==> flow/design.v (excerpt) <==
module cpu#(
  parameter CLOCK_HZ = 27_000_000
) (
  input  rst,
  input  clk,
  input  irq,
  output dmem_ren,  
  output dmem_wen,  
  output dmem_byt,  
  output [14-1:0] dmem_addr,
  input  [15:0] dmem_rdata,  
  output [15:0] dmem_wdata,  
  output pmem_wenh, pmem_wenl,
  output [14-1:0] pmem_addr,
  input  [17:0] pmem_rdata,  
  output [17:0] pmem_wdata   
);
Settings: LEC_CHECK=0, ABC_AREA=1, CAP_MARGIN=25, CELL_PAD_IN_SITES_GLOBAL_PLACEMENT=1, CORE_MARGIN=9, CORE_UTILIZATION=66, CTS_CLUSTER_DIAMETER=309, GPL_ROUTABILITY_DRIVEN=0, MAX_ROUTING_LAYER=met4, PLACE_DENSITY_LB_ADDON=0.2, SLEW_MARGIN=25; clock period 11.5 ns.
run.sh (not shown) runs the stock make flow with config.mk's settings and CLKGATE_MAP_FILE=.
The baseline aborted during global placement without I/O.
Edit:
==> flow/config.mk (replaced) <==
export PLATFORM = sky130hd
export DESIGN_NAME = cpu
export DESIGN_NICKNAME = cpu
export VERILOG_FILES = /design/flow/design.v
export SDC_FILE = /design/flow/constraint.sdc
export NUM_CORES = 4
export LEC_CHECK = 0
export CAP_MARGIN = 20
export CELL_PAD_IN_SITES_DETAIL_PLACEMENT = 2
export CORE_MARGIN = 2
export CORE_UTILIZATION = 49
export GPL_ROUTABILITY_DRIVEN = 0
export GPL_TIMING_DRIVEN = 0
export HOLD_SLACK_MARGIN = 0.09
export MIN_ROUTING_LAYER = met2
export PLACE_DENSITY = 0.46
export SETUP_SLACK_MARGIN = 3.14
export SLEW_MARGIN = 20
Effect: Now the flow stopped in detailed placement; die area grows by about a fifth; area after synthesis is lower slightly; synthesized cell count drops by about a fifth.
Edit:
==> flow/config.mk (replaced) <==
export PLATFORM = sky130hd
export DESIGN_NAME = cpu
export DESIGN_NICKNAME = cpu
export VERILOG_FILES = /design/flow/design.v
export SDC_FILE = /design/flow/constraint.sdc
export NUM_CORES = 4
export LEC_CHECK = 0
export CAP_MARGIN = 10
export CELL_PAD_IN_SITES_DETAIL_PLACEMENT = 1
export CELL_PAD_IN_SITES_GLOBAL_PLACEMENT = 1
export CORE_ASPECT_RATIO = 1.0
export CORE_MARGIN = 8
export CORE_UTILIZATION = 41
export GPL_ROUTABILITY_DRIVEN = 0
export HOLD_SLACK_MARGIN = -0.05
export MAX_ROUTING_LAYER = met4
export PLACE_DENSITY_LB_ADDON = 0.09
export SLEW_MARGIN = 25
export TNS_END_PERCENT = 40
==> flow/constraint.sdc (replaced) <==
create_clock -name core_clock -period 17.4 [get_ports {clk}]
set_input_delay 3.4800 -clock core_clock [delete_from_list [all_inputs] [get_ports {clk}]]
set_output_delay 3.4800 -clock core_clock [all_outputs]
set_load 0.01 [all_outputs]
=> Now the flow went through all stages and came out clean; area after synthesis does not change; synthesized cell count does not change; die size came out higher by 29%.
Edit:
==> flow/config.mk (replaced) <==
export PLATFORM = sky130hd
export DESIGN_NAME = cpu
export DESIGN_NICKNAME = cpu
export VERILOG_FILES = /design/flow/design.v
export SDC_FILE = /design/flow/constraint.sdc
export NUM_CORES = 4
export LEC_CHECK = 0
export CAP_MARGIN = 20
export CORE_MARGIN = 2
export CORE_UTILIZATION = 53
export CTS_CLUSTER_SIZE = 94
export SLEW_MARGIN = 20
==> flow/constraint.sdc (replaced) <==
create_clock -name core_clock -period 10.3 [get_ports {clk}]
set_input_delay 2.0600 -clock core_clock [delete_from_list [all_inputs] [get_ports {clk}]]
set_output_delay 2.0600 -clock core_clock [all_outputs]
set_load 0.01 [all_outputs]
Outcome: The new run produced a layout that fails on setup timing; clock skew grows by 0.027 ns; routed wire length came out lower by 3.5%; worst setup slack is worse by 2.9 ns; final cell count falls by 1.0%; register-to-register slack loses 5.7 ns; sequential cell count stays the same.
Edit:
--- a/flow/config.mk
+++ b/flow/config.mk
@@ -6,7 +6,10 @@
 export NUM_CORES = 4
 export LEC_CHECK = 0
-export CAP_MARGIN = 20
+export CAP_MARGIN = 15
 export CORE_MARGIN = 2
-export CORE_UTILIZATION = 53
-export CTS_CLUSTER_SIZE = 94
+export CORE_UTILIZATION = 70
+export CTS_CLUSTER_DIAMETER = 36
+export CTS_CLUSTER_SIZE = 35
+export PLACE_DENSITY = 0.65
+export SETUP_SLACK_MARGIN = 1.75
 export SLEW_MARGIN = 20
==> flow/constraint.sdc (replaced) <==
create_clock -name core_clock -period 6.24 [get_ports {clk}]
set_input_delay 1.2480 -clock core_clock [delete_from_list [all_inputs] [get_ports {clk}]]
set_output_delay 1.2480 -clock core_clock [all_outputs]
set_load 0.01 [all_outputs]
Result: This time the run died in global routing, error GRT-0116. Area after synthesis is unchanged. Synthesized cell count is unchanged. Die area falls by 24%.
Edit:
==> flow/config.mk (replaced) <==
export PLATFORM = sky130hd
export DESIGN_NAME = cpu
export DESIGN_NICKNAME = cpu
export VERILOG_FILES = /design/flow/design.v
export SDC_FILE = /design/flow/constraint.sdc
export NUM_CORES = 4
export LEC_CHECK = 0
export CAP_MARGIN = 20
export CELL_PAD_IN_SITES_DETAIL_PLACEMENT = 2
export CELL_PAD_IN_SITES_GLOBAL_PLACEMENT = 1
export CORE_MARGIN = 4
export CORE_UTILIZATION = 36
export MAX_ROUTING_LAYER = met4
export PLACE_DENSITY_LB_ADDON = 0.18
export SETUP_SLACK_MARGIN = 0.86
export SLEW_MARGIN = 25
==> flow/constraint.sdc (replaced) <==
create_clock -name core_clock -period 10.6 [get_ports {clk}]
set_input_delay 2.1200 -clock core_clock [delete_from_list [all_inputs] [get_ports {clk}]]
set_output_delay 2.1200 -clock core_clock [all_outputs]
set_load 0.01 [all_outputs]
Result: Now the flow completed and failed the layout checks on setup timing. Die area climbs by 97%. Area after synthesis does not change. Synthesized cell count stays the same.

Starting RTL as in the previous note.
## cpu
module cpu#(
  parameter CLOCK_HZ = 27_000_000
) (
  input  rst,
  input  clk,
  input  irq,
  output dmem_ren,  
  output dmem_wen,  
  output dmem_byt,  
  output [14-1:0] dmem_addr,
  input  [15:0] dmem_rdata,  
  output [15:0] dmem_wdata,  
  output pmem_wenh, pmem_wenl,
  output [14-1:0] pmem_addr,
  input  [17:0] pmem_rdata,  
  output [17:0] pmem_wdata   
);
logic sign, wr_stk1, pop, push,
  load_stk, load_fp, load_gp, load_ip, load_isr, cpop, cpush,
  irq_masked, ien, set_ien, clear_ien, load_insn;
logic [2:0] src_a_sel;
logic [1:0] src_b_sel;
logic [1:0] phase;
logic [5:0] alu_sel;
logic [15:0] stack0, stack1, stack_in, cstack0,
             alu_out, src_a, src_b, imm_mask, dmem_wdata_raw;
logic [15:0] fp, gp, ip, isr;
logic [14-1:0] dmem_addr_d;
logic [17:0] insn;
assign src_a = src_a_sel === 3'h1   ? fp
             : src_a_sel === 3'h2   ? gp
             : src_a_sel === 3'h3   ? ip
             : src_a_sel === 3'h4 ? cstack0
             : stack0;
assign src_b = src_b_sel === 2'd0 ? stack1
               : src_b_sel === 2'd1 ? mask_imm(insn[15:0], imm_mask, sign)
               : isr;
assign stack_in = dmem_ren ? byte_format(dmem_rdata, dmem_byt, dmem_addr_d[0]) : alu_out;
assign dmem_addr = alu_out[14-1:0];
assign dmem_wdata_raw = wr_stk1 ? stack1 : stack0;
assign dmem_wdata = dmem_addr[0] ? {dmem_wdata_raw[7:0], 8'd0} : dmem_wdata_raw;
assign pmem_addr = alu_out[14-1:0];
assign pmem_wdata = {dmem_wdata_raw[1:0], dmem_wdata_raw};
assign irq_masked = ien & irq;
alu alu(
  .a(src_a),
  .b(src_b),
  .cond(stack0[0]),
  .sel(alu_sel),
  .out(alu_out)
);
stack stack(
  .rst(rst),
  .clk(clk),
  .pop(pop),
  .push(push),
  .load(load_stk),
  .data_in(stack_in),
  .data0(stack0),
  ...
Settings: LEC_CHECK=0, CAP_MARGIN=10, CELL_PAD_IN_SITES_DETAIL_PLACEMENT=2, CORE_ASPECT_RATIO=1.0, CORE_MARGIN=8, CORE_UTILIZATION=41, GPL_ROUTABILITY_DRIVEN=0, MAX_ROUTING_LAYER=met4, PLACE_DENSITY_LB_ADDON=0.09, SLEW_MARGIN=20, TNS_END_PERCENT=80; clock period 17.4 ns.
The starting point ran to the end with no violations.
Next try:
==> flow/config.mk (replaced) <==
export PLATFORM = sky130hd
export DESIGN_NAME = cpu
export DESIGN_NICKNAME = cpu
export VERILOG_FILES = /design/flow/design.v
export SDC_FILE = /design/flow/constraint.sdc
export NUM_CORES = 4
export LEC_CHECK = 0
export CAP_MARGIN = 20
export CORE_MARGIN = 2
export CORE_UTILIZATION = 17
export SLEW_MARGIN = 20
==> flow/constraint.sdc (replaced) <==
create_clock -name core_clock -period 13.7 [get_ports {clk}]
set_input_delay 2.7400 -clock core_clock [delete_from_list [all_inputs] [get_ports {clk}]]
set_output_delay 2.7400 -clock core_clock [all_outputs]
set_load 0.01 [all_outputs]
Total power came out higher by about a fifth. Non-clock buffer count came out higher by 23. Synthesized cell count stays the same. Area after synthesis is unchanged. Die area came out higher by well over a third. Global-route usage came out lower by 17 points. Final area came out higher by a few percent. Setup slack gets worse by 2200 ps. Critical path depth came out lower by 8.
Next try:
--- a/flow/config.mk
+++ b/flow/config.mk
@@ -9,3 +9,4 @@
 export CORE_MARGIN = 2
-export CORE_UTILIZATION = 17
+export CORE_UTILIZATION = 40
+export SETUP_SLACK_MARGIN = 0.68
 export SLEW_MARGIN = 20
==> flow/constraint.sdc (replaced) <==
create_clock -name core_clock -period 11.2 [get_ports {clk}]
set_input_delay 2.2400 -clock core_clock [delete_from_list [all_inputs] [get_ports {clk}]]
set_output_delay 2.2400 -clock core_clock [all_outputs]
set_load 0.01 [all_outputs]
The changed run passed the timing, DRC and antenna checks.
Worst hold slack gets better by 23 ps.
Non-clock buffer count came out higher by 204.
Utilization goes up by 28 points.
Next try:
--- a/flow/config.mk
+++ b/flow/config.mk
@@ -9,4 +9,3 @@
 export CORE_MARGIN = 2
-export CORE_UTILIZATION = 40
-export SETUP_SLACK_MARGIN = 0.68
+export CORE_UTILIZATION = 57
 export SLEW_MARGIN = 20
==> flow/constraint.sdc (replaced) <==
create_clock -name core_clock -period 5.22 [get_ports {clk}]
set_input_delay 1.0440 -clock core_clock [delete_from_list [all_inputs] [get_ports {clk}]]
set_output_delay 1.0440 -clock core_clock [all_outputs]
set_load 0.01 [all_outputs]
=> The changed run ran to the end with violations: setup timing; via count rose by 7.2%; final cell count rose by 1.0%; die area fell by 29%; sequential power rose by 110%; cell area rose by 9.6%; power rose by 140%; setup slack loses 4700 ps.

Starting RTL as in the previous note.
make LEC_CHECK=0 CAP_MARGIN=20 CELL_PAD_IN_SITES_DETAIL_PLACEMENT=1 CORE_MARGIN=2 CORE_UTILIZATION=49 GPL_TIMING_DRIVEN=0 SLEW_MARGIN=20 finish   # period 11.5 ns
The baseline reached the layout checks and failed them: negative setup slack.
Edit:
- CAP_MARGIN: 20 -> 10
- CELL_PAD_IN_SITES_DETAIL_PLACEMENT: 1 -> 0
- CORE_ASPECT_RATIO: unset -> 1.0
- CORE_UTILIZATION: 49 -> 70
- CTS_CLUSTER_DIAMETER: unset -> 333
- GPL_ROUTABILITY_DRIVEN: unset -> 1
- GPL_TIMING_DRIVEN: 0 -> unset
- HOLD_SLACK_MARGIN: unset -> -0.08
- MAX_ROUTING_LAYER: unset -> met4
- SETUP_SLACK_MARGIN: unset -> 2.22
- TNS_END_PERCENT: unset -> 80
- clock period: 11.5 -> 9.0 ns (I/O delays scaled with it)
- The changed run completed, yet does not pass: negative setup slack
- via count climbs by 3.0%
- final area is about the same
- total power climbs by about 30%
- synthesized area is unchanged
- critical path depth climbs by 1
- wire length drops by about 10%
Power and IR drop assume default switching activity.
